===== flow/design.v =====
module maindec(
	input	[ 5:0]	op,
	output			memtoreg, memwrite, branch, alusrc, regdst, regwrite, jump,
	output	[ 1:0]	aluop,
	output			mulORreg, pcORreg, hilo, dstOR31, jr, wehi, welo,
	input [5:0] funct);
	reg 	[ 15:0]	controls;
	assign {regwrite, regdst, alusrc, branch, memwrite, memtoreg, jump, aluop, 
				mulORreg, pcORreg, hilo, dstOR31, jr, wehi, welo} = controls;
	always @(*)
		case(op)
			6'b000000: begin
						  case(funct)
								6'b011001: controls <= 16'b0000000000000011;  
								6'b010010: controls <= 16'b1100000001010000;  
								6'b010000: controls <= 16'b1100000001000000;  
								6'b001000: controls <= 16'b0000000000000100;  
								default:	controls <=   16'b1100000100000000;    
						  endcase
						  end
			6'b100011: controls <= 16'b1010010000000000;  
			6'b101011: controls <= 16'b0010100000000000;  
			6'b000100: controls <= 16'b0001000010000000;  
			6'b001000: controls <= 16'b1010000000000000;  
			6'b000010: controls <= 16'b0000001000000000;  
			6'b000011: controls <= 16'b1000001000101000;  
			default:   controls <= 16'bxxxxxxxxxxxxxxxx;  
		endcase
endmodule
module aludec(
	input		[5:0]	funct,
	input		[1:0]	aluop,
	output reg	[2:0]	alucontrol );
	always @(*)
		case(aluop)
			2'b00: alucontrol <= 3'b010;   
			2'b01: alucontrol <= 3'b110;   
			default: case(funct)           
				6'b100000: alucontrol <= 3'b010;  
				6'b100010: alucontrol <= 3'b110;  
				6'b100100: alucontrol <= 3'b000;  
				6'b100101: alucontrol <= 3'b001;  
				6'b101010: alucontrol <= 3'b111;  
				default:   alucontrol <= 3'bxxx;  
			endcase
		endcase
endmodule
module alu(
	input		[31:0]	a, b, 
	input		[ 2:0]	alucont, 
	output reg	[31:0]	result,
	output			zero );
	wire	[31:0]	b2, sum, slt;
	assign b2 = alucont[2] ? ~b:b; 
	assign sum = a + b2 + alucont[2];
	assign slt = sum[31];
	always@(*)
		case(alucont[1:0])
			2'b00: result <= a & b;
			2'b01: result <= a | b;
			2'b10: result <= sum;
			2'b11: result <= slt;
		endcase
	assign zero = (result == 32'b0);
endmodule
module multiplier(
   input [31:0] a, b,
	output [63:0] c);
	assign c = a * b;
endmodule
module adder(
	input	[31:0]	a, b,
	output	[31:0]	y );
	assign y = a + b;
endmodule
module sl2(
	input	[31:0]	a,
	output	[31:0]	y );
	assign y = {a[29:0], 2'b00};
endmodule
module signext(
	input	[15:0]	a,
	output	[31:0]	y );
	assign y = {{16{a[15]}}, a};
endmodule
module Dreg(
   input clk, reset, we,
	input [31:0] d,
	output reg [31:0] q
);
	always@(posedge clk, posedge reset)
		if(reset) q <= 32'b0;
		else 
				if(we) q <= d;
				else q <= q;
endmodule
module flopr #(parameter WIDTH = 8) (
	input					clk, reset,
	input		[WIDTH-1:0]	d, 
	output reg	[WIDTH-1:0]	q);
	always @(posedge clk, posedge reset)
		if (reset) q <= 0;
		else       q <= d;
endmodule
module mux2 #(parameter WIDTH = 8) (
	input	[WIDTH-1:0]	d0, d1, 
	input				s, 
	output	[WIDTH-1:0]	y );
	assign y = s ? d1 : d0; 
endmodule
module regfile(	
	input			clk, 
	input			we3, 
	input 	[ 4:0]	ra1, ra2, wa3, 
	input	[31:0] 	wd3, 
	output 	[31:0] 	rd1, rd2,
	input	[ 4:0] 	ra4,
	output 	[31:0] 	rd4);
	reg		[31:0]	rf[31:0];
    always @(posedge clk)
        if (we3)
			if (~ wa3[4])
				rf[{0,wa3[3:0]}] <= wd3;
			else
				rf[{1,wa3[3:0]}] <= wd3;
	assign rd1 = (ra1 != 0) ? rf[ra1[4:0]] : 0;
	assign rd2 = (ra2 != 0) ? rf[ra2[4:0]] : 0;
	assign rd4 = (ra4 != 0) ? rf[ra4[4:0]] : 0;
endmodule
module controller(
	input	[5:0]	op, funct,
	input			zero,
	output			memtoreg, memwrite, pcsrc, alusrc, regdst, regwrite, jump,
	output	[2:0]	alucontrol,
	output			mulORreg, pcORreg, hilo, dstOR31, jr, wehi, welo);
	wire	[1:0]	aluop;
	wire			branch;
	maindec	md(op, memtoreg, memwrite, branch, alusrc, regdst, regwrite, jump, aluop,
					mulORreg, pcORreg, hilo, dstOR31, jr, wehi, welo, funct);
	aludec	ad(funct, aluop, alucontrol);
	assign pcsrc = branch & zero;
endmodule
module datapath(
	input			clk, reset, memtoreg, pcsrc, alusrc, regdst, regwrite, jump,
	input	[2:0]	alucontrol,
	output			zero,
	output	[31:0]	pc,
	input	[31:0]	instr,
	output	[31:0]	aluout, writedata,
	input	[31:0]	readdata,
	input	[ 4:0]	dispSel,
	output	[31:0]	dispDat,
	input mulORreg, pcORreg, hilo, dstOR31, jr, wehi, welo);
	wire [4:0]  writereg, writereg_result;
	wire [31:0] pcnext, pcnextbr, pcplus4, pcbranch, signimm, signimmsh, srca, srcb, memtoreg_result;
	wire[63:0] product;
	wire [31:0] outHi, outLo, outHiLo, mulORreg_result, pcORreg_result, jrmux_result;
	flopr #(32) pcreg(clk, reset, jrmux_result, pc);
	adder       pcadd1(pc, 32'b100, pcplus4);
	sl2         immsh(signimm, signimmsh);
	adder       pcadd2(pcplus4, signimmsh, pcbranch);
	mux2 #(32)  pcbrmux(pcplus4, pcbranch, pcsrc, pcnextbr);
	mux2 #(32)  pcmux(pcnextbr, {pcplus4[31:28], instr[25:0], 2'b00}, jump, pcnext);
	mux2 #(32)  JRmux(pcnext, srca, jr, jrmux_result);
	regfile		rf(clk, regwrite, instr[25:21], instr[20:16], writereg, pcORreg_result, srca, writedata, dispSel, dispDat);
	mux2 #(5)	wrmux(instr[20:16], instr[15:11], regdst, writereg_result);
	mux2 #(5)	dst31Mux(writereg_result, 5'd31, dstOR31, writereg);
	mux2 #(32)	resmux(aluout, readdata, memtoreg, memtoreg_result);
	mux2 #(32) mulregMux(memtoreg_result, outHiLo, mulORreg, mulORreg_result);
	mux2 #(32) PCregMux(mulORreg_result, pcplus4, pcORreg, pcORreg_result);
	signext		se(instr[15:0], signimm);
	mux2 #(32)	srcbmux(writedata, signimm, alusrc, srcb);
	alu			alu(srca, srcb, alucontrol, aluout, zero);
	multiplier mul(srca, srcb, product);
	Dreg dhi(clk, reset, wehi, product[63:32], outHi);
	Dreg dlo(clk, reset, welo, product[31:0], outLo);
	mux2 #(32) HiLomux(outHi, outLo, hilo, outHiLo);
endmodule
module mips(
	input        	clk, reset,
	output	[31:0]	pc,
	input 	[31:0]	instr,
	output			memwrite,
	output	[31:0]	aluout, writedata,
	input 	[31:0]	readdata,
	input	[ 4:0]	dispSel,
	output	[31:0]	dispDat );
	wire 			memtoreg, pcsrc, zero, alusrc, regdst, regwrite, jump;
	wire	[2:0] 	alucontrol;
	wire			mulORreg, pcORreg, hilo, dstOR31, jr, wehi, welo;
	controller c(instr[31:26], instr[5:0], zero,
				memtoreg, memwrite, pcsrc,
				alusrc, regdst, regwrite, jump,
				alucontrol,
				mulORreg, pcORreg, hilo, dstOR31, jr, wehi, welo);
	datapath dp(clk, reset, memtoreg, pcsrc,
				alusrc, regdst, regwrite, jump,
				alucontrol, zero, pc, instr, aluout, 
				writedata, readdata, dispSel, dispDat,
				mulORreg, pcORreg, hilo, dstOR31, jr, wehi, welo);
endmodule

===== flow/config.mk =====
export PLATFORM = sky130hd
export DESIGN_NAME = mips
export DESIGN_NICKNAME = mips
export VERILOG_FILES = /design/flow/design.v
export SDC_FILE = /design/flow/constraint.sdc
export NUM_CORES = 4
export LEC_CHECK = 0
export CAP_MARGIN = 20
export CORE_MARGIN = 2
export CORE_UTILIZATION = 35
export HOLD_SLACK_MARGIN = 0.14
export PLACE_DENSITY_LB_ADDON = 0.08
export SETUP_SLACK_MARGIN = 3.44
export SLEW_MARGIN = 40

===== flow/constraint.sdc =====
create_clock -name core_clock -period 12.0 [get_ports {clk}]
set_input_delay 2.4000 -clock core_clock [delete_from_list [all_inputs] [get_ports {clk}]]
set_output_delay 2.4000 -clock core_clock [all_outputs]
set_load 0.01 [all_outputs]

===== flow/run.sh =====
#!/bin/bash
# the make line also repeats each setting of config.mk as NAME=value (left out here)
make -C /OpenROAD-flow-scripts/flow DESIGN_CONFIG=/design/flow/config.mk WORK_HOME=/design/flow/orfs CLKGATE_MAP_FILE= finish

==> results of run 1 <==
[routing by layer]
layer  vias up  part of all wire
met2      3487              0.47
met5         -          0.000059
met4         4             0.066
met1     39700              0.39
li1      30300                 -
met3       810             0.071
[final cells by class]
type / count / area share
repair buffers: 1441 / 0.123
clock inverters: 70 / 0.00523
clock buffers: 178 / 0.0302
diodes: 6 / 0.000121
flip-flops and latches: 1120 / 0.266
inverters: 1050 / 0.0321
well taps: 3724 / 0.0374
multi-input cells: 5228 / 0.506
[metrics by stage]
stage                util  cells
floorplan               -   7931
global placement    0.404  12300
detailed placement  0.405  12300
CTS                 0.437  12700
global route        0.445  12800
finish              0.445  12800
[timing repair]
action	4_1_cts	5_1_grt
endpoints found under the setup margin	181	118
buffers inserted	168	74
gates resized	649	366
gates cloned	22	3
pin swaps	191	206
==> impl_metrics.yaml, run 1 <==
# yosys + openroad results
run_status:
  status: "complete, no violations"
critical_path:
  critPathBufInv: 15
  cpPeakStageDelay_ps: 590
  setup.worst_path.end: "dp.dhi.q[29]"
  critPathLaunchType: "input port"
  path_depth: 41
  crit_path_start: "instr[16]"
  crit_required_ps: 12680
  endpoint_kind: "flip-flop"
  crit_slowest_cell: "fa_2"
  critPathTopFamily: "adder cells"
  path_class: "in -> reg"
  r2r_start: "dp.rf.rf[4][7]"
  critPathMaxFanout: 9
  rrSetupSlack_ps: 2610
  rr_endpoint: "dp.dhi.q[30]"
  reg2reg_depth: 35
  worstPathArrival_ps: 11710
  cp_common_cell: "fa_1"
logic_synthesis:
  adder_share: 0.227
  synth.yosys.seq_area_share: 0.337
  synthTopCellsByCount: "1,037 x inv_1, 1,024 x edfxtp_1, 898 x fa_1"
  synth_flops: 1120
  yosys_cells: 7931
  yosysUniqueCellTypes: 94
  synthXorXnorAreaFrac: 0.0145
  synthArstFlopShare: 0.0857
  yosys.area_share.simple: 0.0859
  synth_nets: 9225
  netlist_area_mm2: 0.0982
  ys_warn_count: 6
  yosys.area.top_type: "edfxtp_1"
  mux_area_frac: 0.220
  synth_area_per_cell_um2: 12.4
  netlist_instances: 7931
  aoi_share: 0.0511
  top_area_frac: 0.313
  edf_count: 1024
  synth_top_flop_cell: "edfxtp_1"
  logic_family: "adder cells"
  topCellsByArea: "edfxtp_1 31%, mux4_2 19%, fa_1 18%"
  most_common_cell: "inv_1"
  yosys_area_mm2: 0.0982
final_layout:
  mi_logic_area_mm2: 0.0629
  flop_area_mm2: 0.0332
  area_growth_pct: 26.7
  fin_area_mm2: 0.124
  fillers: 25500
  nets: 10300
cts:
  cts_htree_levels: 4
  cts_hold_buf: 0
  tritoncts: "yes"
  cts_num_sinks: 1120
  cts_made_buffers: 141
  clkTransAtPathRegs_ps: 60
  ctsRootBufferMaster: "clkbuf_16"
  clock_path_buffers: 4
  clock_latency_ps: 840
hold_path:
  hold_depth: 2
  whs_endpoint: "dp.dlo.q[30]"
  min-delay-start: "dp.dlo.q[30]"
  hp-class: "reg -> reg"
final_timing:
  layout_min_cycle_time_ps: 11020
  worst_pin_slew_ps: 1060
  max_freq_mhz: 90.7
  finalSetupViolations: 0
  layout_setup_ws_ps: 975
  period_used_share: 0.919
  setup_tns_ps: 0
  relSlewSlack: 0.290
  hold_viol: 0
  fin_skew_ps: 72.5
  report.final.slew_viol_count: 0
  rsz0062_at_grt: "yes"
  worst_hold_slack_ps: 481
global_routing:
  grt_pass1_vias: 76600
  grt_max_degree: 108
  use_met3: 0.0466
  grtUsageTotal: 0.307
  antenna_found_initial: 12
  grt_pass1_wl_mm: 612
  met1_usage: 0.396
  met2_usage: 0.501
  grt_overflow_total: 0
  grt-busiest-layer: "met2"
place:
  dpl_cell_area_mm2: 0.113
  place_ws_ps: -466
  globalplace.congestion: 0.939
  portBuffers: 199
  dp_hpwl_mm: 323
routing:
  drt-pass1-iter-count: 6
  via_per_inst: 5.80
  wl_per_cell_um: 34.5
  drt_iter0_markers: 8016
  post-route-drc-count: 0
  wl_mm: 443
  ant_nets: 0
  via_count: 74300
floorplanning:
  die_area_mm2: 0.285
  core_mm2: 0.279
  pin_count: 200
  rows: 194
  fp_util: 0.352
  die_w_um: 534
  die_height_um: 534
run:
  tool_warnings: 35
  maxCapViolations: 0
==> run 2: changes to the inputs <==
ABC_AREA = 0   (was default)
CELL_PAD_IN_SITES_DETAIL_PLACEMENT = 1   (was default)
CELL_PAD_IN_SITES_GLOBAL_PLACEMENT = 1   (was default)
CORE_ASPECT_RATIO = 1.51   (was default)
CORE_MARGIN = 9   (was 2)
CORE_UTILIZATION = 44   (was 35)
CTS_CLUSTER_SIZE = 46   (was default)
GPL_ROUTABILITY_DRIVEN = 1   (was default)
GPL_TIMING_DRIVEN = 0   (was default)
HOLD_SLACK_MARGIN = 0.27   (was 0.14)
MIN_ROUTING_LAYER = met1   (was default)
PLACE_DENSITY = 0.67   (was default)
PLACE_DENSITY_LB_ADDON = default   (was 0.08)
SETUP_SLACK_MARGIN = 3.08   (was 3.44)
SLEW_MARGIN = 20   (was 40)
clock period = 10.8 ns   (was 12.0 ns; I/O delays follow)
==> run 2 against run 1 <==
  * Now fails the layout checks on setup timing
  * Die size shrank 15%
  * Non-clock buffer count is 12 higher
  * Clock skew increased by 18 ps
  * Synthesized area stayed put
==> impl_metrics.yaml, run 2 <==
# yosys + openroad results
floorplanning:
  die_height_um: 599
  pin_count: 200
  core_mm2: 0.221
  die_area_mm2: 0.241
  rows: 212
  die_w_um: 403
  fp_util: 0.444
logic_synthesis:
  yosys_cells: 7931
  synth.yosys.seq_area_share: 0.337
  top_area_frac: 0.313
  yosys.area_share.simple: 0.0859
  most_common_cell: "inv_1"
  synthTopCellsByCount: "1,037 x inv_1, 1,024 x edfxtp_1, 898 x fa_1"
  netlist_instances: 7931
  synth_top_flop_cell: "edfxtp_1"
  mux_area_frac: 0.220
  netlist_area_mm2: 0.0982
  ys_warn_count: 6
  edf_count: 1024
  yosys.area.top_type: "edfxtp_1"
  topCellsByArea: "edfxtp_1 31%, mux4_2 19%, fa_1 18%"
  synth_flops: 1120
  yosysUniqueCellTypes: 94
  synthArstFlopShare: 0.0857
  synth_area_per_cell_um2: 12.4
  adder_share: 0.227
  synth_nets: 9225
  synthXorXnorAreaFrac: 0.0145
  yosys_area_mm2: 0.0982
  aoi_share: 0.0511
  logic_family: "adder cells"
final_timing:
  report.final.slew_viol_count: 0
  layout_setup_ws_ps: -1460
  worst_hold_slack_ps: 484
  rsz0062_at_grt: "yes"
  period_used_share: 1.14
  fin_skew_ps: 90.7
  relSlewSlack: 0.121
  hold_viol: 0
  finalSetupViolations: 42
  layout_min_cycle_time_ps: 12260
  max_freq_mhz: 81.5
  worst_pin_slew_ps: 1320
critical_path:
  rrSetupSlack_ps: 120
  cpPeakStageDelay_ps: 580
  rr_endpoint: "dp.dhi.q[24]"
  critPathBufInv: 14
  crit_slowest_cell: "fa_1"
  reg2reg_depth: 35
  setup.worst_path.end: "dp.dhi.q[24]"
  crit_path_start: "instr[21]"
  critPathTopFamily: "adder cells"
  worstPathArrival_ps: 13000
  endpoint_kind: "flip-flop"
  path_class: "in -> reg"
  r2r_start: "dp.rf.rf[23][15]"
  critPathLaunchType: "input port"
  crit_required_ps: 11530
  critPathMaxFanout: 7
  cp_common_cell: "fa_1"
  path_depth: 40
place:
  dp_hpwl_mm: 459
  dpl_cell_area_mm2: 0.110
  portBuffers: 194
  globalplace.congestion: 1.07
  place_ws_ps: -6250
global_routing:
  antenna_found_initial: 75
  grt_max_degree: 65
  grtUsageTotal: 0.516
  grt_pass1_vias: 89100
  grt_overflow_total: 0
  grt_pass1_wl_mm: 824
routing:
  via_per_inst: 7.27
  wl_mm: 632
  ant_nets: 0
  post-route-drc-count: 0
  wl_per_cell_um: 52.5
  drt_iter0_markers: 12400
  via_count: 87500
  drt-pass1-iter-count: 10
cts:
  tritoncts: "yes"
  cts_num_sinks: 1120
  cts_hold_buf: 0
  clock_path_buffers: 3
  ctsRootBufferMaster: "clkbuf_16"
  clkTransAtPathRegs_ps: 60
  cts_made_buffers: 113
  cts_htree_levels: 3
  clock_latency_ps: 840
final_layout:
  area_growth_pct: 28.5
  nets: 10300
  fillers: 21600
  fin_util: 0.570
  fin_area_mm2: 0.126
hold_path:
  whs_endpoint: "dp.dlo.q[20]"
  min-delay-start: "dp.dlo.q[20]"
  hp-class: "reg -> reg"
  hold_depth: 2
run_status:
  status: "complete, but fails checks"
  so_faults: "setup timing"
run:
  maxCapViolations: 0
  tool_warnings: 33
-- run 2: routing by layer --
metal / track usage / part of all wire
met3: 0.234 / 0.13
met2: 0.771 / 0.43
met5: 0.0319 / 0.0017
met1: 0.487 / 0.28
met4: 0.604 / 0.16
-- run 2: repair_timing --
| item | CTS | global route |
|---|---|---|
| gates resized | 1299 | 276 |
| setup endpoints to repair | 1212 | 1029 |
| gates cloned | 9 | 0 |
| pin swaps | 209 | 163 |
| setup buffers | 403 | 117 |
| endpoints found under the hold margin | 0 | 0 |
-- run 2: metrics by stage --
step	cells	setup TNS [ps]
2_1_floorplan	7931	-2710
3_3_place_gp	11000	-6099520
3_5_place_dp	11200	-1547020
4_1_cts	11800	-19720
5_1_grt	12000	-40180
6_report	12000	-37270
-- run 2: cell type report --
type | count | area (um2) | area share
clock buffer | 129 | 2890 | 0.0229
tap | 2889 | 3610 | 0.0286
inverter | 1050 | 4050 | 0.0321
multi-input combinational | 5227 | 63100 | 0.500
sequential | 1120 | 33200 | 0.263
clock inverter | 81 | 981 | 0.00777
timing repair buffer | 919 | 11600 | 0.0919
antenna | 93 | 233 | 0.00184
buffer | 534 | 6650 | 0.0526
==> run 3: changes to the inputs <==
ABC_AREA = default   (was 0)
CAP_MARGIN = 5   (was 20)
CELL_PAD_IN_SITES_DETAIL_PLACEMENT = default   (was 1)
CELL_PAD_IN_SITES_GLOBAL_PLACEMENT = default   (was 1)
CORE_ASPECT_RATIO = default   (was 1.51)
CORE_MARGIN = 2   (was 9)
CORE_UTILIZATION = 67   (was 44)
CTS_CLUSTER_SIZE = default   (was 46)
GPL_ROUTABILITY_DRIVEN = default   (was 1)
GPL_TIMING_DRIVEN = default   (was 0)
HOLD_SLACK_MARGIN = default   (was 0.27)
MIN_ROUTING_LAYER = default   (was met1)
PLACE_DENSITY = default   (was 0.67)
SETUP_SLACK_MARGIN = -0.64   (was 3.08)
clock period = 8.84 ns   (was 10.8 ns; I/O delays follow)
==> run 3 against run 2 <==
  * The flow now stops in global routing
  * Die size is 38% lower
  * Synthesized cell count stayed put
  * Synthesized area stayed put
==> impl_metrics.yaml, run 3 <==
# physical design summary
run_status:
  status: "stopped before the end"
  haltStage: "global routing"
  error: "[ERROR GRT-0232] Routing congestion too high. Check the congestion heatmap in the GUI."
floorplanning:
  fp_util: 0.675
  rows: 140
  die_height_um: 387
  pin_count: 200
  core_mm2: 0.146
  die_w_um: 387
  die_area_mm2: 0.150
logic_synthesis:
  synth_nets: 9225
  netlist_area_mm2: 0.0982
  yosys_cells: 7931
  synth_top_flop_cell: "edfxtp_1"
  adder_share: 0.227
  synthArstFlopShare: 0.0857
  mux_area_frac: 0.220
  ys_warn_count: 6
  most_common_cell: "inv_1"
  synthXorXnorAreaFrac: 0.0145
  logic_family: "adder cells"
  synth.yosys.seq_area_share: 0.337
  synthTopCellsByCount: "1,037 x inv_1, 1,024 x edfxtp_1, 898 x fa_1"
  yosys.area.top_type: "edfxtp_1"
  yosys_area_mm2: 0.0982
  yosysUniqueCellTypes: 94
  yosys.area_share.simple: 0.0859
  synth_flops: 1120
  aoi_share: 0.0511
  top_area_frac: 0.313
  synth_area_per_cell_um2: 12.4
  edf_count: 1024
  topCellsByArea: "edfxtp_1 31%, mux4_2 19%, fa_1 18%"
  netlist_instances: 7931
cts:
  cts_hold_buf: 0
  cts_num_sinks: 1120
  ctsRootBufferMaster: "clkbuf_16"
  cts_made_buffers: 116
  clock_path_buffers: 3
  cts_htree_levels: 3
place:
  portBuffers: 199
  dp_hpwl_mm: 303
  globalplace.congestion: 1.09
global_routing:
  grt_overflow_total: 147
  grtUsageTotal: 0.780
run 3: repair_timing:
item,4_1_cts
resized,146
buffers inserted,57
pin swaps,37
cloned,7
endpoints found under the setup margin,60
run 3: layer usage:
| metal | GRT overflow | GRT usage |
|---|---|---|
| met5 | 0 | 0.512 |
| met4 | 68 | 0.726 |
| met1 | 6 | 0.787 |
| met2 | 71 | 0.907 |
| met3 | 2 | 0.672 |
run 3: through the flow:
step / cell area [um2] / cells / TNS (ps) / setup slack [ps]
2_1_floorplan: 99400 / 7931 / -59310 / -1880
3_5_place_dp: 115000 / 11100 / -124200 / -2830
4_1_cts: 120000 / 11300 / -57410 / -1560
3_3_place_gp: 115000 / 11100 / -112220 / -2650
==> run 4: changes to the inputs <==
CORE_UTILIZATION = 66   (was 67)
SETUP_SLACK_MARGIN = -0.74   (was -0.64)
TNS_END_PERCENT = 5   (was default)
clock period = 9.73 ns   (was 8.84 ns; I/O delays follow)
==> run 4 against run 3 <==
  * The flow again stops in global routing
  * Synthesized area stayed put
  * Synthesized cell count did not move
  * Die size rose by 1.5%
==> impl_metrics.yaml, run 4 <==
# physical design summary
place:
  dpl_cell_area_mm2: 0.112
  dp_hpwl_mm: 291
  portBuffers: 199
  globalplace.congestion: 1.09
cts:
  cts_made_buffers: 115
  cts_htree_levels: 3
  clock_path_buffers: 3
  cts_hold_buf: 0
  ctsRootBufferMaster: "clkbuf_16"
  cts_num_sinks: 1120
logic_synthesis:
  yosysUniqueCellTypes: 94
  yosys_cells: 7931
  most_common_cell: "inv_1"
  yosys.area_share.simple: 0.0859
  edf_count: 1024
  adder_share: 0.227
  synthXorXnorAreaFrac: 0.0145
  topCellsByArea: "edfxtp_1 31%, mux4_2 19%, fa_1 18%"
  mux_area_frac: 0.220
  yosys.area.top_type: "edfxtp_1"
  synthArstFlopShare: 0.0857
  logic_family: "adder cells"
  netlist_area_mm2: 0.0982
  synth_nets: 9225
  netlist_instances: 7931
  synth_top_flop_cell: "edfxtp_1"
  aoi_share: 0.0511
  synth_flops: 1120
  yosys_area_mm2: 0.0982
  synthTopCellsByCount: "1,037 x inv_1, 1,024 x edfxtp_1, 898 x fa_1"
  top_area_frac: 0.313
  synth_area_per_cell_um2: 12.4
  synth.yosys.seq_area_share: 0.337
  ys_warn_count: 6
floorplanning:
  core_mm2: 0.148
  pin_count: 200
  rows: 141
  fp_util: 0.664
  die_w_um: 390
  die_height_um: 390
  die_area_mm2: 0.152
run_status:
  haltStage: "global routing"
  status: "stopped before the end"
## run 4: repair_timing
action,CTS
resized,53
cloned,12
endpoints found under the setup margin,25
buffers inserted,7
pin swaps,7
## run 4: per-stage QoR
stage | utilization | setup slack [ps] | instances
4_1_cts | 0.788 | -959 | 11000
3_3_place_gp | 0.759 | -2020 | 10800
3_5_place_dp | 0.760 | -2160 | 10800
2_1_floorplan | - | -1200 | 7931
==> run 5: changes to the inputs <==
CAP_MARGIN = 20   (was 5)
CELL_PAD_IN_SITES_GLOBAL_PLACEMENT = 2   (was default)
CORE_ASPECT_RATIO = 1.17   (was default)
CORE_MARGIN = 10   (was 2)
CORE_UTILIZATION = 19   (was 66)
GPL_TIMING_DRIVEN = 0   (was default)
HOLD_SLACK_MARGIN = 0.14   (was default)
MAX_ROUTING_LAYER = met4   (was default)
PLACE_DENSITY_LB_ADDON = 0.08   (was default)
SETUP_SLACK_MARGIN = -1.14   (was -0.74)
SLEW_MARGIN = 5   (was 20)
TNS_END_PERCENT = 25   (was 5)
clock period = 12.0 ns   (was 9.73 ns; I/O delays follow)
==> run 5 against run 4 <==
  * The layout now fails its checks (setup timing)
  * Die size increased to 3.6 times the previous value
  * Synthesized cell count unchanged
  * Synthesized area unchanged
==> impl_metrics.yaml, run 5 <==
# yosys + openroad results
run_status:
  status: "complete, but fails checks"
  so_faults: "setup timing"
place:
  globalplace.congestion: 0.897
  dp_hpwl_mm: 555
  portBuffers: 194
  placedCellCount: 15400
final_layout:
  flop_area_mm2: 0.0332
  fillers: 54300
  mi_logic_area_mm2: 0.0604
  area_growth_pct: 26.8
  fin_cells: 15700
  nets: 9942
floorplanning:
  fp_util: 0.191
  die_height_um: 798
  die_area_mm2: 0.546
  die_w_um: 685
  core_mm2: 0.515
  rows: 285
  pin_count: 200
logic_synthesis:
  synth_area_per_cell_um2: 12.4
  synth_top_flop_cell: "edfxtp_1"
  synthTopCellsByCount: "1,037 x inv_1, 1,024 x edfxtp_1, 898 x fa_1"
  top_area_frac: 0.313
  yosysUniqueCellTypes: 94
  netlist_area_mm2: 0.0982
  most_common_cell: "inv_1"
  synth_nets: 9225
  topCellsByArea: "edfxtp_1 31%, mux4_2 19%, fa_1 18%"
  netlist_instances: 7931
  yosys.area.top_type: "edfxtp_1"
  yosys_cells: 7931
  ys_warn_count: 6
  synthXorXnorAreaFrac: 0.0145
  edf_count: 1024
  aoi_share: 0.0511
  logic_family: "adder cells"
  adder_share: 0.227
  synth.yosys.seq_area_share: 0.337
  yosys.area_share.simple: 0.0859
  mux_area_frac: 0.220
  synth_flops: 1120
  yosys_area_mm2: 0.0982
  synthArstFlopShare: 0.0857
routing:
  drt_iter0_markers: 7644
  via_count: 75700
  post-route-drc-count: 0
  wl_per_cell_um: 43.2
  via_per_inst: 4.83
  wl_mm: 678
  drt-pass1-iter-count: 5
  ant_nets: 0
critical_path:
  critPathTopFamily: "adder cells"
  critPathMaxFanout: 8
  rr_endpoint: "dp.dhi.q[30]"
  r2r_start: "dp.rf.rf[8][11]"
  cp_common_cell: "inv_1"
  crit_slowest_cell: "fa_1"
  reg2reg_depth: 37
  path_class: "in -> reg"
  worstPathArrival_ps: 13580
  endpoint_kind: "flip-flop"
  rrSetupSlack_ps: 850
  cpPeakStageDelay_ps: 650
  critPathLaunchType: "input port"
  crit_required_ps: 12750
  critPathBufInv: 10
  setup.worst_path.end: "dp.dhi.q[28]"
  path_depth: 38
  crit_path_start: "instr[24]"
final_timing:
  hold_viol: 0
  worst_pin_slew_ps: 1200
  relSlewSlack: 0.198
  finalSetupViolations: 43
  layout_min_cycle_time_ps: 12830
  max_freq_mhz: 77.9
  report.final.slew_viol_count: 0
  fin_skew_ps: 92.8
  period_used_share: 1.07
  layout_setup_ws_ps: -833
  worst_hold_slack_ps: 478
cts:
  clock_latency_ps: 920
  cts_htree_levels: 4
  cts_made_buffers: 159
  clock_path_buffers: 4
  cts_num_sinks: 1120
  tritoncts: "yes"
  cts_hold_buf: 0
  ctsRootBufferMaster: "clkbuf_16"
  clkTransAtPathRegs_ps: 50
run:
  tool_warnings: 28
  maxCapViolations: 0
hold_path:
  hold_depth: 2
  min-delay-start: "dp.dhi.q[16]"
  hp-class: "reg -> reg"
  whs_endpoint: "dp.dhi.q[16]"
global_routing:
  grt_pass1_vias: 79500
  grtUsageTotal: 0.251
  grt_overflow_total: 0
  grt_pass1_wl_mm: 870
  antenna_found_initial: 55
  grt_max_degree: 65
## run 5: timing repair
action	in CTS	in global routing
pin swaps	26	6
cloned	4	13
buffers inserted	107	11
resized	666	51
endpoints found under the setup margin	421	11
## run 5: metal layers
layer  global-route usage  wire [um]
met3               0.0257      27600
met4                0.108      37200
met5                    -          0
met1                0.288     263000
met2                0.444     350000
## run 5: per-stage QoR
step	TNS, ps	util	area (um2)	setup slack [ps]
final	-17410	0.242	125000	-833
after global routing	-27850	0.242	125000	-1140
after CTS	-26000	0.242	125000	-1140
after detailed placement	-2117540	0.226	117000	-8050
after global placement	-	0.211	109000	-12560
after floorplan	-9030	-	98200	-786
## run 5: final cells by class
class,instances,share of cell area
Inverter,1050,0.0322
Clock inverter,80,0.00680
Buffer,410,0.0245
Tap cell,6888,0.0692
Antenna cell,38,0.000763
Timing Repair Buffer,680,0.0811
Clock buffer,194,0.0342
Multi-Input combinational cell,5227,0.485
Sequential cell,1120,0.266
==> run 6: changes to the inputs <==
CELL_PAD_IN_SITES_GLOBAL_PLACEMENT = default   (was 2)
CORE_ASPECT_RATIO = default   (was 1.17)
CORE_MARGIN = 6   (was 10)
CORE_UTILIZATION = 40   (was 19)
CTS_CLUSTER_DIAMETER = 378   (was default)
CTS_CLUSTER_SIZE = 15   (was default)
GPL_TIMING_DRIVEN = default   (was 0)
HOLD_SLACK_MARGIN = default   (was 0.14)
MAX_ROUTING_LAYER = default   (was met4)
PLACE_DENSITY_LB_ADDON = default   (was 0.08)
SETUP_SLACK_MARGIN = default   (was -1.14)
SLEW_MARGIN = 20   (was 5)
TNS_END_PERCENT = default   (was 25)
==> run 6 against run 5 <==
  * The run now finishes clean
  * Synthesized area unchanged
  * Clock skew down 6.4 ps
  * Critical path depth decreased by 14
  * Cell count down 24%
  * Critical endpoint is now aluout[26]
  * Utilization rose by 23 points
  * Sequential share of layout area increased by 2.3 points
  * Register-to-register slack better by 1300 ps
  * Via count shrank 2.0%
  * Worst hold slack worse by 1.5 ps
  * First-iteration DRC count is 15% higher
==> impl_metrics.yaml, run 6 <==
# yosys + openroad results
run_status:
  status: "complete, no violations"
critical_path:
  critPathMaxFanout: 16
  setup.worst_path.end: "aluout[26]"
  endpoint_kind: "output port"
  rrSetupSlack_ps: 2180
  critPathTopFamily: "AND-OR/OR-AND gates"
  critPathBufInv: 8
  reg2reg_depth: 37
  r2r_start: "dp.rf.rf[6][12]"
  crit_path_start: "instr[16]"
  rr_endpoint: "dp.dhi.q[28]"
  cpPeakStageDelay_ps: 520
  cp_common_cell: "buf_4"
  critPathLaunchType: "input port"
  crit_slowest_cell: "a311oi_1"
  path_class: "in -> out"
  crit_chain: "buf_8 > buf_12 > mux4_2 > mux4_2 > mux2_2 > mux2_2 > buf_4 > buf_4 > xnor2_1 > ha_1 > o21ai_0 > a21oi_1 > a221o_1 > a22o_1 > a311oi_1 > a211oi_1 > buf_4 > o21a_1 > nor2_1 > xnor2_1 > a22oi_1 > inv_1 > buf_4 > clkdlybuf4s50_1"
  worstPathArrival_ps: 9350
  path_depth: 24
  crit_required_ps: 9600
run:
  maxCapViolations: 0
  tool_warnings: 31
place:
  globalplace.congestion: 1.03
  dp_hpwl_mm: 308
  placedCellCount: 11900
  portBuffers: 199
final_timing:
  fin_skew_ps: 86.3
  worst_hold_slack_ps: 476
  worst_pin_slew_ps: 1330
  relSlewSlack: 0.105
  report.final.slew_viol_count: 0
  finalSetupViolations: 0
  hold_viol: 0
  max_freq_mhz: 85.1
  rsz0062_at_grt: "no"
  period_used_share: 0.979
  layout_min_cycle_time_ps: 11750
floorplanning:
  pin_count: 200
  core_mm2: 0.244
  fp_util: 0.403
  rows: 181
  die_area_mm2: 0.258
  die_height_um: 508
  die_w_um: 508
logic_synthesis:
  netlist_area_mm2: 0.0982
  most_common_cell: "inv_1"
  logic_family: "adder cells"
  netlist_instances: 7931
  aoi_share: 0.0511
  yosys_cells: 7931
  yosys_area_mm2: 0.0982
  topCellsByArea: "edfxtp_1 31%, mux4_2 19%, fa_1 18%"
  synth_top_flop_cell: "edfxtp_1"
  edf_count: 1024
  yosys.area.top_type: "edfxtp_1"
  synth_nets: 9225
  yosys.area_share.simple: 0.0859
  top_area_frac: 0.313
  synth.yosys.seq_area_share: 0.337
  synthTopCellsByCount: "1,037 x inv_1, 1,024 x edfxtp_1, 898 x fa_1"
  synth_area_per_cell_um2: 12.4
  adder_share: 0.227
  synthXorXnorAreaFrac: 0.0145
  synth_flops: 1120
  yosysUniqueCellTypes: 94
  mux_area_frac: 0.220
  synthArstFlopShare: 0.0857
  ys_warn_count: 6
global_routing:
  grt_pass1_vias: 76400
  grt_overflow_total: 0
  use_met3: 0.0851
  grt_pass1_wl_mm: 578
  grtUsageTotal: 0.315
  antenna_found_initial: 18
  grt-busiest-layer: "met2"
  grt_max_degree: 109
  met1_usage: 0.398
  met2_usage: 0.484
final_layout:
  area_growth_pct: 16.7
  fin_cells: 12000
  nets: 10000
routing:
  drt_iter0_markers: 8800
  via_count: 74300
  post-route-drc-count: 0
  wl_mm: 411
  wl_per_cell_um: 34.4
  via_per_inst: 6.20
  drt-pass1-iter-count: 6
  ant_nets: 0
cts:
  clock_path_buffers: 3
  cts_hold_buf: 0
  clkTransAtPathRegs_ps: 70
  cts_htree_levels: 3
  clock_latency_ps: 810
  ctsRootBufferMaster: "clkbuf_16"
  cts_num_sinks: 1120
  cts_made_buffers: 85
  tritoncts: "yes"
hold_path:
  hold_depth: 2
  min-delay-start: "dp.dhi.q[17]"
  whs_endpoint: "dp.dhi.q[17]"
  hp-class: "reg -> reg"
[run 6: final cells by class]
cell class	count	area [um2]
antenna	15	37.5
clock buffer	96	2190
clock inverter	7	130
fill	21800	129000
inverter	1050	3960
multi-input combinational	5227	59600
sequential	1120	33200
tap	3202	4010
timing repair buffer	1259	11600
[run 6: what timing repair did]
| item | 4_1_cts | 5_1_grt |
|---|---|---|
| resized | 0 | 10 |
| buffers inserted | 0 | 4 |
| endpoints found under the setup margin | 0 | 12 |
[run 6: layer usage]
layer,up-vias,part of all wire
met3,1083,0.11
met2,4858,0.45
met5,-,0.00010
met1,38600,0.36
li1,29700,-
met4,6,0.079
[run 6: per-stage QoR]
step,area (um2),setup WS [ps],utilization,TNS (ps)
after floorplan,98300,2.38,-,0
after global placement,112000,-560,0.460,-5770
final,115000,253,0.471,0
after CTS,114000,195,0.470,0
after detailed placement,112000,-626,0.460,-6450
after global routing,115000,40.0,0.470,0
==> run 7: changes to the inputs <==
CORE_MARGIN = 2   (was 6)
CORE_UTILIZATION = 70   (was 40)
CTS_CLUSTER_DIAMETER = default   (was 378)
CTS_CLUSTER_SIZE = 34   (was 15)
PLACE_DENSITY = 0.64   (was default)
SETUP_SLACK_MARGIN = 2.32   (was default)
clock period = 8.84 ns   (was 12.0 ns; I/O delays follow)
==> run 7 against run 6 <==
  * The flow now stops in global routing
  * Die size fell by 44%
  * Synthesized cell count did not move
  * Synthesized area did not move
==> impl_metrics.yaml, run 7 <==
# physical design summary
run_status:
  status: "stopped before the end"
  haltStage: "global routing"
  error: "[ERROR GRT-0116] Global routing finished with congestion. Check the congestion regions in the DRC Viewer."
floorplanning:
  die_height_um: 379
  rows: 137
  die_w_um: 379
  fp_util: 0.705
  die_area_mm2: 0.143
  core_mm2: 0.139
  pin_count: 200
place:
  dp_hpwl_mm: 299
  place_ws_ps: -3490
  portBuffers: 199
  globalplace.congestion: 1.12
  dpl_cell_area_mm2: 0.114
logic_synthesis:
  netlist_area_mm2: 0.0982
  most_common_cell: "inv_1"
  synth.yosys.seq_area_share: 0.337
  yosys_cells: 7931
  synth_flops: 1120
  edf_count: 1024
  synth_nets: 9225
  netlist_instances: 7931
  synthArstFlopShare: 0.0857
  ys_warn_count: 6
  adder_share: 0.227
  mux_area_frac: 0.220
  synth_top_flop_cell: "edfxtp_1"
  logic_family: "adder cells"
  synthTopCellsByCount: "1,037 x inv_1, 1,024 x edfxtp_1, 898 x fa_1"
  top_area_frac: 0.313
  yosys_area_mm2: 0.0982
  aoi_share: 0.0511
  topCellsByArea: "edfxtp_1 31%, mux4_2 19%, fa_1 18%"
  yosys.area.top_type: "edfxtp_1"
  yosys.area_share.simple: 0.0859
  synthXorXnorAreaFrac: 0.0145
  yosysUniqueCellTypes: 94
  synth_area_per_cell_um2: 12.4
cts:
  cts_num_sinks: 1120
  cts_made_buffers: 114
  ctsRootBufferMaster: "clkbuf_16"
  cts_hold_buf: 0
  cts_htree_levels: 3
  clock_path_buffers: 3
global_routing:
  grtUsageTotal: 0.821
  grt_overflow_total: 359
[run 7: through the flow]
| step | hold slack [ps] | util | setup TNS [ps] | cells |
|---|---|---|---|---|
| after global placement | 457 | 0.820 | -130590 | 11000 |
| after floorplan | 444 | - | -59610 | 7931 |
| after CTS | 479 | 0.876 | -47430 | 11300 |
| after detailed placement | 466 | 0.820 | -145080 | 11000 |
[run 7: layer usage]
layer,GRT overflow,GRT usage
met3,37,0.737
met2,154,0.935
met4,135,0.781
met5,3,0.561
met1,30,0.817
[run 7: timing repair]
| action | 4_1_cts |
|---|---|
| buffers inserted | 167 |
| setup endpoints to repair | 1118 |
| gates resized | 603 |
| pin swaps | 168 |
| gates cloned | 11 |
| endpoints found under the hold margin | 0 |
==> run 8: changes to the inputs <==
CORE_UTILIZATION = 68   (was 70)
CTS_CLUSTER_SIZE = default   (was 34)
PLACE_DENSITY = default   (was 0.64)
SETUP_SLACK_MARGIN = default   (was 2.32)
clock period = 10.0 ns   (was 8.84 ns; I/O delays follow)
==> run 8 against run 7 <==
  * The flow again stops in global routing
  * Synthesized cell count is the same
  * Die size grew 2.9%
  * Synthesized area is the same
==> impl_metrics.yaml, run 8 <==
# physical design summary
run_status:
  status: "stopped before the end"
  haltStage: "global routing"
  error: "[ERROR GRT-0232] Routing congestion too high. Check the congestion heatmap in the GUI."
floorplanning:
  pin_count: 200
  die_w_um: 384
  fp_util: 0.685
  die_height_um: 384
  core_mm2: 0.143
  rows: 139
  die_area_mm2: 0.148
cts:
  cts_num_sinks: 1120
  cts_hold_buf: 0
  cts_made_buffers: 115
  clock_path_buffers: 3
  cts_htree_levels: 3
  ctsRootBufferMaster: "clkbuf_16"
logic_synthesis:
  synth_flops: 1120
  yosys.area_share.simple: 0.0859
  aoi_share: 0.0511
  yosys_area_mm2: 0.0982
  mux_area_frac: 0.220
  logic_family: "adder cells"
  yosysUniqueCellTypes: 94
  synthXorXnorAreaFrac: 0.0145
  ys_warn_count: 6
  edf_count: 1024
  netlist_area_mm2: 0.0982
  yosys.area.top_type: "edfxtp_1"
  synth_top_flop_cell: "edfxtp_1"
  synth.yosys.seq_area_share: 0.337
  synth_area_per_cell_um2: 12.4
  topCellsByArea: "edfxtp_1 31%, mux4_2 19%, fa_1 18%"
  adder_share: 0.227
  yosys_cells: 7931
  synth_nets: 9225
  synthTopCellsByCount: "1,037 x inv_1, 1,024 x edfxtp_1, 898 x fa_1"
  top_area_frac: 0.313
  netlist_instances: 7931
  most_common_cell: "inv_1"
  synthArstFlopShare: 0.0857
place:
  globalplace.congestion: 1.08
  placedCellCount: 10700
  dpl_cell_area_mm2: 0.112
  portBuffers: 199
  dp_hpwl_mm: 293
global_routing:
  grt_overflow_total: 84
  grtUsageTotal: 0.767
-- run 8: through the flow --
step	hold WS, ps	setup TNS (ps)	setup WS [ps]
2_1_floorplan	444	-17530	-954
3_3_place_gp	460	-48190	-1590
3_5_place_dp	467	-59280	-1840
4_1_cts	480	-11210	-693
-- run 8: per-layer routing --
metal | overflow | global-route usage
met5 | 0 | 0.450
met4 | 50 | 0.713
met3 | 4 | 0.657
met2 | 29 | 0.905
met1 | 1 | 0.771
-- run 8: repair_timing --
item,in CTS
cloned,13
setup buffers,94
resized,230
endpoints found under the setup margin,50
pin swaps,63
endpoints found under the hold margin,0
==> run 9: changes to the inputs <==
CORE_UTILIZATION = 66   (was 68)
MAX_ROUTING_LAYER = met4   (was default)
SETUP_SLACK_MARGIN = -0.18   (was default)
clock period = 8.84 ns   (was 10.0 ns; I/O delays follow)
==> run 9 against run 8 <==
  * Die size is 3.0% higher
  * The flow again stops in global routing
  * Synthesized area stayed put
  * Synthesized cell count stayed put
==> impl_metrics.yaml, run 9 <==
# physical design summary
logic_synthesis:
  yosys_area_mm2: 0.0982
  yosys.area_share.simple: 0.0859
  synthTopCellsByCount: "1,037 x inv_1, 1,024 x edfxtp_1, 898 x fa_1"
  netlist_instances: 7931
  synth.yosys.seq_area_share: 0.337
  top_area_frac: 0.313
  yosys.area.top_type: "edfxtp_1"
  aoi_share: 0.0511
  logic_family: "adder cells"
  synth_nets: 9225
  synth_top_flop_cell: "edfxtp_1"
  edf_count: 1024
  netlist_area_mm2: 0.0982
  yosysUniqueCellTypes: 94
  synthXorXnorAreaFrac: 0.0145
  synth_area_per_cell_um2: 12.4
  yosys_cells: 7931
  most_common_cell: "inv_1"
  synth_flops: 1120
  synthArstFlopShare: 0.0857
  adder_share: 0.227
  ys_warn_count: 6
  mux_area_frac: 0.220
  topCellsByArea: "edfxtp_1 31%, mux4_2 19%, fa_1 18%"
cts:
  cts_num_sinks: 1120
  cts_made_buffers: 119
  ctsRootBufferMaster: "clkbuf_16"
  clock_path_buffers: 3
  cts_htree_levels: 3
  cts_hold_buf: 0
floorplanning:
  pin_count: 200
  rows: 141
  fp_util: 0.664
  die_area_mm2: 0.152
  die_w_um: 390
  core_mm2: 0.148
  die_height_um: 390
run_status:
  haltStage: "global routing"
  error: "[ERROR GRT-0116] Global routing finished with congestion. Check the congestion regions in the DRC Viewer."
  status: "stopped before the end"
place:
  placedCellCount: 11000
  place_ws_ps: -3000
  dpl_cell_area_mm2: 0.115
  globalplace.congestion: 1.09
  dp_hpwl_mm: 316
  portBuffers: 199
global_routing:
  grt_overflow_total: 5314
  grtUsageTotal: 0.911
## run 9: per-layer routing
| metal | overflow | track usage |
|---|---|---|
| met1 | 1652 | 0.925 |
| met2 | 1993 | 0.994 |
| met3 | 1010 | 0.837 |
| met4 | 659 | 0.819 |
| met5 | - | - |
## run 9: repair_timing
action                     in CTS
setup endpoints to repair      76
hold endpoints to repair        0
gates resized                 483
pin swaps                     169
setup buffers                 167
gates cloned                   17
## run 9: stage by stage
stage                     setup TNS (ps)
after floorplan                   -59050
after CTS                         -53600
after detailed placement         -130300
after global placement           -110860
==> run 10: changes to the inputs <==
ABC_AREA = 0   (was default)
CELL_PAD_IN_SITES_GLOBAL_PLACEMENT = 1   (was default)
CORE_ASPECT_RATIO = 0.58   (was default)
CORE_UTILIZATION = 70   (was 66)
GPL_ROUTABILITY_DRIVEN = 1   (was default)
MAX_ROUTING_LAYER = default   (was met4)
MIN_ROUTING_LAYER = met1   (was default)
PLACE_DENSITY = 0.67   (was default)
SETUP_SLACK_MARGIN = 3.08   (was -0.18)
clock period = 10.8 ns   (was 8.84 ns; I/O delays follow)
==> run 10 against run 9 <==
  * The run again fails in global routing
  * Synthesized area stayed put
  * Die size is 5.6% lower
  * Synthesized cell count stayed put
==> impl_metrics.yaml, run 10 <==
# physical design summary
logic_synthesis:
  topCellsByArea: "edfxtp_1 31%, mux4_2 19%, fa_1 18%"
  netlist_instances: 7931
  yosysUniqueCellTypes: 94
  synth_top_flop_cell: "edfxtp_1"
  ys_warn_count: 6
  logic_family: "adder cells"
  synth_area_per_cell_um2: 12.4
  most_common_cell: "inv_1"
  synthTopCellsByCount: "1,037 x inv_1, 1,024 x edfxtp_1, 898 x fa_1"
  top_area_frac: 0.313
  yosys.area.top_type: "edfxtp_1"
  mux_area_frac: 0.220
  synth_nets: 9225
  synthXorXnorAreaFrac: 0.0145
  yosys_area_mm2: 0.0982
  edf_count: 1024
  synthArstFlopShare: 0.0857
  netlist_area_mm2: 0.0982
  aoi_share: 0.0511
  yosys.area_share.simple: 0.0859
  synth.yosys.seq_area_share: 0.337
  adder_share: 0.227
  synth_flops: 1120
  yosys_cells: 7931
floorplanning:
  core_mm2: 0.139
  fp_util: 0.707
  die_height_um: 289
  pin_count: 200
  rows: 104
  die_area_mm2: 0.143
  die_w_um: 496
run_status:
  error: "[ERROR GRT-0116] Global routing finished with congestion. Check the congestion regions in the DRC Viewer."
  status: "stopped before the end"
  haltStage: "global routing"
cts:
  cts_htree_levels: 3
  cts_made_buffers: 101
  cts_num_sinks: 1120
  clock_path_buffers: 3
  ctsRootBufferMaster: "clkbuf_16"
place:
  globalplace.congestion: 1.15
  dp_hpwl_mm: 308
  placedCellCount: 10500
  portBuffers: 199
global_routing:
  grtUsageTotal: 0.718
  grt_overflow_total: 79
## run 10: metrics by stage
| step | setup slack, ps | hold WS [ps] | area [um2] |
|---|---|---|---|
| after floorplan | -314 | 444 | 99500 |
| after detailed placement | -1330 | 473 | 111000 |
| after CTS | -64.8 | 484 | 117000 |
| after global placement | -1170 | 463 | 110000 |
## run 10: routing by layer
| layer | overflow | GRT usage |
|---|---|---|
| met1 | 2 | 0.781 |
| met2 | 37 | 0.840 |
| met3 | 1 | 0.632 |
| met4 | 39 | 0.538 |
| met5 | 0 | 0.338 |
## run 10: repair_timing
item                       in CTS
gates cloned                   15
setup endpoints to repair    1016
setup buffers                 112
gates resized                 541
pin swaps                     229
hold buffers                    0
==> run 11: changes to the inputs <==
CELL_PAD_IN_SITES_GLOBAL_PLACEMENT = 2   (was 1)
CORE_ASPECT_RATIO = default   (was 0.58)
CORE_MARGIN = 10   (was 2)
CORE_UTILIZATION = 53   (was 70)
GPL_ROUTABILITY_DRIVEN = 0   (was 1)
HOLD_SLACK_MARGIN = -0.03   (was default)
MAX_ROUTING_LAYER = met5   (was default)
MIN_ROUTING_LAYER = default   (was met1)
PLACE_DENSITY = default   (was 0.67)
PLACE_DENSITY_LB_ADDON = 0.07   (was default)
SETUP_SLACK_MARGIN = default   (was 3.08)
clock period = 10.3 ns   (was 10.8 ns; I/O delays follow)
==> run 11 against run 10 <==
  * Now fails the layout checks on setup timing
  * Synthesized cell count stayed put
  * Synthesized area stayed put
  * Die size is 41% higher
==> impl_metrics.yaml, run 11 <==
# yosys + openroad results
run_status:
  status: "complete, but fails checks"
  so_faults: "setup timing"
cts:
  clock_path_buffers: 3
  cts_htree_levels: 3
  cts_num_sinks: 1120
  clkTransAtPathRegs_ps: 60
  clock_latency_ps: 830
  cts_made_buffers: 121
  ctsRootBufferMaster: "clkbuf_16"
  tritoncts: "yes"
logic_synthesis:
  yosys_area_mm2: 0.0982
  synth_nets: 9225
  adder_share: 0.227
  yosys.area.top_type: "edfxtp_1"
  synth_area_per_cell_um2: 12.4
  mux_area_frac: 0.220
  logic_family: "adder cells"
  yosysUniqueCellTypes: 94
  edf_count: 1024
  synthTopCellsByCount: "1,037 x inv_1, 1,024 x edfxtp_1, 898 x fa_1"
  synth_top_flop_cell: "edfxtp_1"
  netlist_instances: 7931
  netlist_area_mm2: 0.0982
  most_common_cell: "inv_1"
  synth_flops: 1120
  synthXorXnorAreaFrac: 0.0145
  synth.yosys.seq_area_share: 0.337
  top_area_frac: 0.313
  synthArstFlopShare: 0.0857
  aoi_share: 0.0511
  yosys.area_share.simple: 0.0859
  yosys_cells: 7931
  ys_warn_count: 6
  topCellsByArea: "edfxtp_1 31%, mux4_2 19%, fa_1 18%"
final_timing:
  setup_tns_ps: -4810
  layout_min_cycle_time_ps: 10670
  report.final.slew_viol_count: 0
  relSlewSlack: 0.159
  hold_viol: 0
  max_freq_mhz: 93.7
  period_used_share: 1.04
  finalSetupViolations: 19
  rsz0062_at_grt: "yes"
  worst_pin_slew_ps: 1260
  layout_setup_ws_ps: -373
  fin_skew_ps: 79.4
floorplanning:
  die_w_um: 451
  fp_util: 0.535
  rows: 157
  core_mm2: 0.184
  die_area_mm2: 0.203
  die_height_um: 451
  pin_count: 200
global_routing:
  antenna_found_initial: 18
  grt_pass1_vias: 79300
  grt_max_degree: 114
  grtUsageTotal: 0.400
  grt_overflow_total: 0
  grt_pass1_wl_mm: 581
critical_path:
  endpoint_kind: "flip-flop"
  cp_common_cell: "fa_1"
  crit_path_start: "instr[21]"
  critPathLaunchType: "input port"
  r2r_start: "dp.rf.rf[10][7]"
  crit_required_ps: 10920
  critPathBufInv: 10
  setup.worst_path.end: "dp.dhi.q[20]"
  crit_slowest_cell: "fa_1"
  critPathMaxFanout: 10
  rr_endpoint: "dp.dhi.q[28]"
  worstPathArrival_ps: 11300
  cpPeakStageDelay_ps: 580
  path_depth: 35
  path_class: "in -> reg"
  rrSetupSlack_ps: 880
  reg2reg_depth: 34
  critPathTopFamily: "adder cells"
final_layout:
  nets: 10400
  fin_area_mm2: 0.120
  fin_cells: 11700
  area_growth_pct: 22.3
routing:
  drt_iter0_markers: 10700
  post-route-drc-count: 0
  wl_per_cell_um: 35.3
  ant_nets: 0
  via_count: 77100
  via_per_inst: 6.61
  drt-pass1-iter-count: 6
  wl_mm: 411
run:
  tool_warnings: 34
  maxCapViolations: 0
hold_path:
  min-delay-start: "dp.dlo.q[12]"
  hp-class: "reg -> reg"
  hold_depth: 2
  whs_endpoint: "dp.dlo.q[12]"
place:
  dpl_cell_area_mm2: 0.113
  portBuffers: 199
  placedCellCount: 11300
  dp_hpwl_mm: 300
-- run 11: layout make-up --
class | count | area, um2
inverters | 1050 | 3970
clock inverters | 92 | 918
well taps | 2464 | 3080
repair buffers | 1555 | 15100
clock buffers | 135 | 3090
diodes | 10 | 25.0
multi-input cells | 5227 | 60800
flip-flops and latches | 1120 | 33200
fillers | 13800 | 63600
-- run 11: timing repair --
action | CTS | global route
pin swaps | 72 | 81
setup endpoints to repair | 45 | 46
gates cloned | 14 | 1
setup buffers | 70 | 31
resized | 211 | 164
hold buffers | 0 | 0
-- run 11: per-stage QoR --
stage                     hold WS (ps)  worst slack (ps)  utilization
after CTS                          480              -366        0.648
final                              473              -373        0.654
after global routing               504              -627        0.654
after global placement             457             -1760        0.615
after floorplan                    444              -717            -
after detailed placement           467             -1850        0.616
-- run 11: routing by layer --
| metal | track usage | vias up | part of all wire |
|---|---|---|---|
| met4 | 0.320 | 12 | 0.11 |
| met1 | 0.481 | 39100 | 0.33 |
| li1 | - | 30500 | - |
| met5 | 0 | - | 0.00019 |
| met3 | 0.0974 | 1657 | 0.12 |
| met2 | 0.617 | 5812 | 0.45 |
==> run 12: changes to the inputs <==
ABC_AREA = default   (was 0)
CELL_PAD_IN_SITES_GLOBAL_PLACEMENT = default   (was 2)
CORE_MARGIN = 2   (was 10)
CORE_UTILIZATION = 65   (was 53)
GPL_ROUTABILITY_DRIVEN = default   (was 0)
HOLD_SLACK_MARGIN = default   (was -0.03)
MAX_ROUTING_LAYER = met4   (was met5)
PLACE_DENSITY_LB_ADDON = default   (was 0.07)
TNS_END_PERCENT = 80   (was default)
==> run 12 against run 11 <==
  * The run now fails in global routing
  * Die size fell by 24%
  * Synthesized area did not move
  * Synthesized cell count did not move
==> impl_metrics.yaml, run 12 <==
# physical design summary
logic_synthesis:
  yosys_cells: 7931
  synth_nets: 9225
  aoi_share: 0.0511
  ys_warn_count: 6
  topCellsByArea: "edfxtp_1 31%, mux4_2 19%, fa_1 18%"
  most_common_cell: "inv_1"
  synth.yosys.seq_area_share: 0.337
  adder_share: 0.227
  synthArstFlopShare: 0.0857
  mux_area_frac: 0.220
  logic_family: "adder cells"
  synthTopCellsByCount: "1,037 x inv_1, 1,024 x edfxtp_1, 898 x fa_1"
  edf_count: 1024
  yosys.area.top_type: "edfxtp_1"
  yosysUniqueCellTypes: 94
  synthXorXnorAreaFrac: 0.0145
  synth_flops: 1120
  netlist_instances: 7931
  synth_area_per_cell_um2: 12.4
  top_area_frac: 0.313
  yosys.area_share.simple: 0.0859
  synth_top_flop_cell: "edfxtp_1"
  yosys_area_mm2: 0.0982
  netlist_area_mm2: 0.0982
place:
  globalplace.congestion: 1.09
  dpl_cell_area_mm2: 0.112
  dp_hpwl_mm: 290
  portBuffers: 199
  place_ws_ps: -1630
cts:
  cts_hold_buf: 0
  ctsRootBufferMaster: "clkbuf_16"
  cts_num_sinks: 1120
  cts_made_buffers: 113
  clock_path_buffers: 3
  cts_htree_levels: 3
floorplanning:
  fp_util: 0.655
  rows: 142
  die_area_mm2: 0.154
  die_height_um: 393
  pin_count: 200
  core_mm2: 0.150
  die_w_um: 393
run_status:
  status: "stopped before the end"
  haltStage: "global routing"
run 12: timing repair:
action | CTS
setup endpoints to repair | 38
pin swaps | 101
buffers inserted | 137
gates resized | 256
cloned | 13
run 12: per-stage QoR:
step	hold WS, ps	cells
floorplan	444	7931
global placement	459	10800
detailed placement	469	10800
CTS	484	11200
==> run 13: changes to the inputs <==
CORE_ASPECT_RATIO = 0.53   (was default)
CORE_UTILIZATION = 61   (was 65)
MAX_ROUTING_LAYER = default   (was met4)
PLACE_DENSITY_LB_ADDON = 0.13   (was default)
SETUP_SLACK_MARGIN = 2.32   (was default)
TNS_END_PERCENT = default   (was 80)
clock period = 8.84 ns   (was 10.3 ns; I/O delays follow)
==> run 13 against run 12 <==
  * The layout now fails its checks (setup timing)
  * Synthesized area is the same
  * Synthesized cell count is the same
  * Die size grew 6.6%
==> impl_metrics.yaml, run 13 <==
# yosys + openroad results
cts:
  clock_path_buffers: 3
  tritoncts: "yes"
  cts_made_buffers: 102
  cts_num_sinks: 1120
  ctsRootBufferMaster: "clkbuf_16"
  clock_latency_ps: 780
  cts_htree_levels: 3
  cts_hold_buf: 0
  clkTransAtPathRegs_ps: 70
routing:
  wl_per_cell_um: 38.5
  ant_nets: 0
  drt_iter0_markers: 16300
  post-route-drc-count: 0
  via_count: 85300
  wl_mm: 454
  via_per_inst: 7.23
  drt-pass1-iter-count: 10
critical_path:
  path_depth: 40
  path_class: "in -> reg"
  critPathBufInv: 11
  crit_slowest_cell: "nor4_4"
  endpoint_kind: "flip-flop"
  setup.worst_path.end: "dp.dhi.q[30]"
  crit_path_start: "instr[20]"
  r2r_start: "dp.rf.rf[0][8]"
  critPathLaunchType: "input port"
  critPathTopFamily: "adder cells"
  cp_common_cell: "fa_1"
  rrSetupSlack_ps: -1590
  critPathMaxFanout: 9
  rr_endpoint: "dp.dhi.q[30]"
  reg2reg_depth: 38
  crit_required_ps: 9470
  worstPathArrival_ps: 12130
  cpPeakStageDelay_ps: 620
logic_synthesis:
  edf_count: 1024
  synth_flops: 1120
  yosys.area_share.simple: 0.0859
  yosys.area.top_type: "edfxtp_1"
  logic_family: "adder cells"
  aoi_share: 0.0511
  most_common_cell: "inv_1"
  synth_top_flop_cell: "edfxtp_1"
  adder_share: 0.227
  ys_warn_count: 6
  mux_area_frac: 0.220
  synth_nets: 9225
  synth.yosys.seq_area_share: 0.337
  top_area_frac: 0.313
  synthArstFlopShare: 0.0857
  synth_area_per_cell_um2: 12.4
  yosysUniqueCellTypes: 94
  synthTopCellsByCount: "1,037 x inv_1, 1,024 x edfxtp_1, 898 x fa_1"
  yosys_cells: 7931
  netlist_instances: 7931
  topCellsByArea: "edfxtp_1 31%, mux4_2 19%, fa_1 18%"
  netlist_area_mm2: 0.0982
  yosys_area_mm2: 0.0982
  synthXorXnorAreaFrac: 0.0145
global_routing:
  grtUsageTotal: 0.552
  grt_max_degree: 107
  grt_pass1_wl_mm: 623
  grt_pass1_vias: 82700
  antenna_found_initial: 43
  grt_overflow_total: 0
final_timing:
  hold_viol: 0
  max_freq_mhz: 87.0
  fin_skew_ps: 64.9
  relSlewSlack: 0.173
  layout_setup_ws_ps: -2660
  setup_tns_ps: -102530
  worst_pin_slew_ps: 1240
  layout_min_cycle_time_ps: 11500
  finalSetupViolations: 73
  report.final.slew_viol_count: 0
  period_used_share: 1.30
  rsz0062_at_grt: "yes"
final_layout:
  fin_util: 0.772
  area_growth_pct: 25.9
  nets: 10800
  fin_cells: 11800
place:
  globalplace.congestion: 1.12
  placedCellCount: 11300
  dp_hpwl_mm: 326
  portBuffers: 199
hold_path:
  min-delay-start: "dp.dhi.q[2]"
  hp-class: "reg -> reg"
  hold_depth: 2
  whs_endpoint: "dp.dhi.q[2]"
floorplanning:
  rows: 107
  die_w_um: 555
  die_area_mm2: 0.164
  fp_util: 0.613
  pin_count: 200
  core_mm2: 0.160
  die_height_um: 296
run:
  tool_warnings: 36
  maxCapViolations: 0
run_status:
  so_faults: "setup timing"
  status: "complete, but fails checks"
## run 13: final cells by class
type | count | area, um2
Clock inverter | 68 | 808
Sequential cell | 1120 | 33200
Antenna cell | 115 | 288
Timing Repair Buffer | 1972 | 18800
Tap cell | 2125 | 2660
Inverter | 1050 | 3950
Multi-Input combinational cell | 5227 | 61400
Clock buffer | 121 | 2640
Fill cell | 9869 | 36600
## run 13: repair_timing
| action | 4_1_cts | 5_1_grt |
|---|---|---|
| setup buffers | 99 | 38 |
| resized | 398 | 142 |
| gates cloned | 16 | 2 |
| setup endpoints to repair | 1154 | 1151 |
| pin swaps | 121 | 86 |
## run 13: metal layers
metal / global-route usage / up-vias / part of all wire
li1: - / 31400 / -
met1: 0.723 / 42000 / 0.34
met2: 0.661 / 9761 / 0.36
met3: 0.409 / 2030 / 0.24
met4: 0.244 / 66 / 0.061
met5: 0.0978 / - / 0.0061
## run 13: per-stage QoR
stage                     area [um2]  setup WS (ps)  hold slack, ps
final                         124000          -2660             477
after global routing          124000          -2520             507
after CTS                     122000          -2090             480
after detailed placement      116000          -3680             468
after global placement        116000          -3930             462
after floorplan                99600          -1880             444
